Design fft16, start of the top module:
module fft16 (
    input  wire              clk,
    input  wire              rst_n,
    input  wire              start,
    input  wire signed [8:0] din_i,
    input  wire signed [8:0] din_q,
    output wire              ready,
    output wire              dout_valid,
    output wire signed [8:0] dout_i,
    output wire signed [8:0] dout_q
);
wire signed [8:0] fifo1_dout_i, fifo1_dout_q, fifo2_dout_i, fifo2_dout_q;
fft #(.SAMPLE_WORD_LENGTH(9), .SAMPLE_INT_LENGTH(0), .SAMPLE_FLOAT_LENGTH(8), .FIFO_DEPTH(16)) u_fft (
    .fifo1_dout_i (fifo1_dout_i),
    .fifo1_dout_q (fifo1_dout_q),
    .fifo2_dout_i (fifo2_dout_i),
    .fifo2_dout_q (fifo2_dout_q),
    .din_i        (din_i),
    .din_q        (din_q),
    .strt_pulse   (start),
    .valid_in     (1'b1),
    .rst          (rst_n),
    .clk          (clk),
    .idle         (ready),
    .res_valid    (dout_valid),
    .res_i        (dout_i),
    .res_q        (dout_q)
);
endmodule
For scale: ~5900 cells after synthesis, ~740 flip-flops, ~41 I/O pins, about 55000 um2 of cells after synthesis.
==> flow/config.mk <==
export PLATFORM = sky130hd
export DESIGN_NAME = fft16
export DESIGN_NICKNAME = fft16
export VERILOG_FILES = /design/flow/design.v
export SDC_FILE = /design/flow/constraint.sdc
export NUM_CORES = 4
export LEC_CHECK = 0
export ABC_AREA = 1
export CAP_MARGIN = 5
export CELL_PAD_IN_SITES_DETAIL_PLACEMENT = 0
export CORE_ASPECT_RATIO = 0.83
export CORE_MARGIN = 2
export CORE_UTILIZATION = 72
export GPL_ROUTABILITY_DRIVEN = 1
export PLACE_DENSITY = 0.35
export SETUP_SLACK_MARGIN = -0.55
export SLEW_MARGIN = 20
==> flow/constraint.sdc <==
create_clock -name core_clock -period 12.4 [get_ports {clk}]
set_input_delay 2.4800 -clock core_clock [delete_from_list [all_inputs] [get_ports {clk}]]
set_output_delay 2.4800 -clock core_clock [all_outputs]
set_load 0.01 [all_outputs]
run.sh (not shown) runs the stock make flow with config.mk's settings and CLKGATE_MAP_FILE=.
Then changed:
--- a/flow/config.mk
+++ b/flow/config.mk
@@ -9,3 +9 @@
-export CAP_MARGIN = 5
-export CELL_PAD_IN_SITES_DETAIL_PLACEMENT = 0
-export CORE_ASPECT_RATIO = 0.83
+export CAP_MARGIN = 20
@@ -14,3 +12 @@
-export GPL_ROUTABILITY_DRIVEN = 1
-export PLACE_DENSITY = 0.35
-export SETUP_SLACK_MARGIN = -0.55
+export CTS_CLUSTER_SIZE = 97
==> flow/constraint.sdc (replaced) <==
create_clock -name core_clock -period 6.18 [get_ports {clk}]
set_input_delay 1.2360 -clock core_clock [delete_from_list [all_inputs] [get_ports {clk}]]
set_output_delay 1.2360 -clock core_clock [all_outputs]
set_load 0.01 [all_outputs]
Effect: Now the flow stopped in global routing; area after synthesis is unchanged; die size hardly moves; synthesized cell count does not change.
Then changed:
--- a/flow/config.mk
+++ b/flow/config.mk
@@ -8 +7,0 @@
-export ABC_AREA = 1
@@ -12 +11 @@
-export CTS_CLUSTER_SIZE = 97
+export SETUP_SLACK_MARGIN = -0.58
==> flow/constraint.sdc (replaced) <==
create_clock -name core_clock -period 6.0 [get_ports {clk}]
set_input_delay 1.2000 -clock core_clock [delete_from_list [all_inputs] [get_ports {clk}]]
set_output_delay 1.2000 -clock core_clock [all_outputs]
set_load 0.01 [all_outputs]
After rerunning: The new run failed in global routing; synthesized area shrinks by a few percent; synthesized cell count fell by about a fifth; die size is lower by a few percent.
Then changed:
--- a/flow/config.mk
+++ b/flow/config.mk
@@ -11 +11 @@
-export SETUP_SLACK_MARGIN = -0.58
+export CTS_CLUSTER_SIZE = 47
==> flow/constraint.sdc (replaced) <==
create_clock -name core_clock -period 9.58 [get_ports {clk}]
set_input_delay 1.9160 -clock core_clock [delete_from_list [all_inputs] [get_ports {clk}]]
set_output_delay 1.9160 -clock core_clock [all_outputs]
set_load 0.01 [all_outputs]
What happened: The changed run finished but failed the layout checks on setup timing. Synthesized area does not change. Synthesized cell count does not change. Die area is unchanged.
Then changed:
--- a/flow/config.mk
+++ b/flow/config.mk
@@ -7,0 +8 @@
+export ABC_AREA = 1
@@ -11 +12 @@
-export CTS_CLUSTER_SIZE = 47
+export PLACE_DENSITY = 0.42
==> flow/constraint.sdc (replaced) <==
create_clock -name core_clock -period 7.86 [get_ports {clk}]
set_input_delay 1.5720 -clock core_clock [delete_from_list [all_inputs] [get_ports {clk}]]
set_output_delay 1.5720 -clock core_clock [all_outputs]
set_load 0.01 [all_outputs]
What happened:
- With this change the flow never finished: it broke off in global routing, error GRT-0116
- area after synthesis rises by 3.2%
- die size is higher by 3.2%
- synthesized cell count climbs by 22%

---

fft16 again, from the RTL that the note above started with.
clock: 4.4 ns
lec_check: 0
abc_area: 1
cap_margin: 20
core_margin: 2
core_utilization: 72
cts_cluster_diameter: 372
cts_cluster_size: 95
place_density: 0.42
slew_margin: 20
The first run stopped in 5_1_grt, error GRT-0232.
Next try:
==> flow/config.mk (replaced) <==
export PLATFORM = sky130hd
export DESIGN_NAME = fft16
export DESIGN_NICKNAME = fft16
export VERILOG_FILES = /design/flow/design.v
export SDC_FILE = /design/flow/constraint.sdc
export NUM_CORES = 4
export LEC_CHECK = 0
export CAP_MARGIN = 20
export CORE_MARGIN = 2
export CORE_UTILIZATION = 30
export SLEW_MARGIN = 20
==> flow/constraint.sdc (replaced) <==
create_clock -name core_clock -period 14.4 [get_ports {clk}]
set_input_delay 2.8800 -clock core_clock [delete_from_list [all_inputs] [get_ports {clk}]]
set_output_delay 2.8800 -clock core_clock [all_outputs]
set_load 0.01 [all_outputs]
With this change the flow finished clean.
Synthesized cell count shrinks by about a fifth.
Die area goes up by well over a third.
Synthesized area shrinks by a few percent.
Next try:
--- a/flow/config.mk
+++ b/flow/config.mk
@@ -8,4 +8,4 @@
 export CAP_MARGIN = 20
 export CORE_MARGIN = 2
-export CORE_UTILIZATION = 30
+export CORE_UTILIZATION = 40
 export SLEW_MARGIN = 20
==> flow/constraint.sdc (replaced) <==
create_clock -name core_clock -period 10.0 [get_ports {clk}]
set_input_delay 2.0000 -clock core_clock [delete_from_list [all_inputs] [get_ports {clk}]]
set_output_delay 2.0000 -clock core_clock [all_outputs]
set_load 0.01 [all_outputs]
=> Final cell count goes down by 1.1%; die size drops by 25%; core utilization went up by 15 points; worst hold slack barely changes; sequential share of layout area falls by 2.5 points; worst setup slack degrades by 1.8 ns; count of clock-buffer cells in the layout went down by 2; final area grows by 7.3%; global-route usage went up by 6.2 points; synthesized cell count stays the same.
Next try:
--- a/flow/config.mk
+++ b/flow/config.mk
@@ -8,4 +8,5 @@
 export CAP_MARGIN = 20
 export CORE_MARGIN = 2
-export CORE_UTILIZATION = 40
+export CORE_UTILIZATION = 64
+export SETUP_SLACK_MARGIN = 1.52
 export SLEW_MARGIN = 20
==> flow/constraint.sdc (replaced) <==
create_clock -name core_clock -period 5.52 [get_ports {clk}]
set_input_delay 1.1040 -clock core_clock [delete_from_list [all_inputs] [get_ports {clk}]]
set_output_delay 1.1040 -clock core_clock [all_outputs]
set_load 0.01 [all_outputs]
This time the run completed and failed the layout checks on negative setup slack. Sequential share of layout area fell by 2.1 points. Maximum frequency grows by 2.0%. Count of clock-buffer cells in the layout goes up by 1. Global-route usage went up by 15 points. Via count grows by 8.3%. Flip-flop count is unchanged.
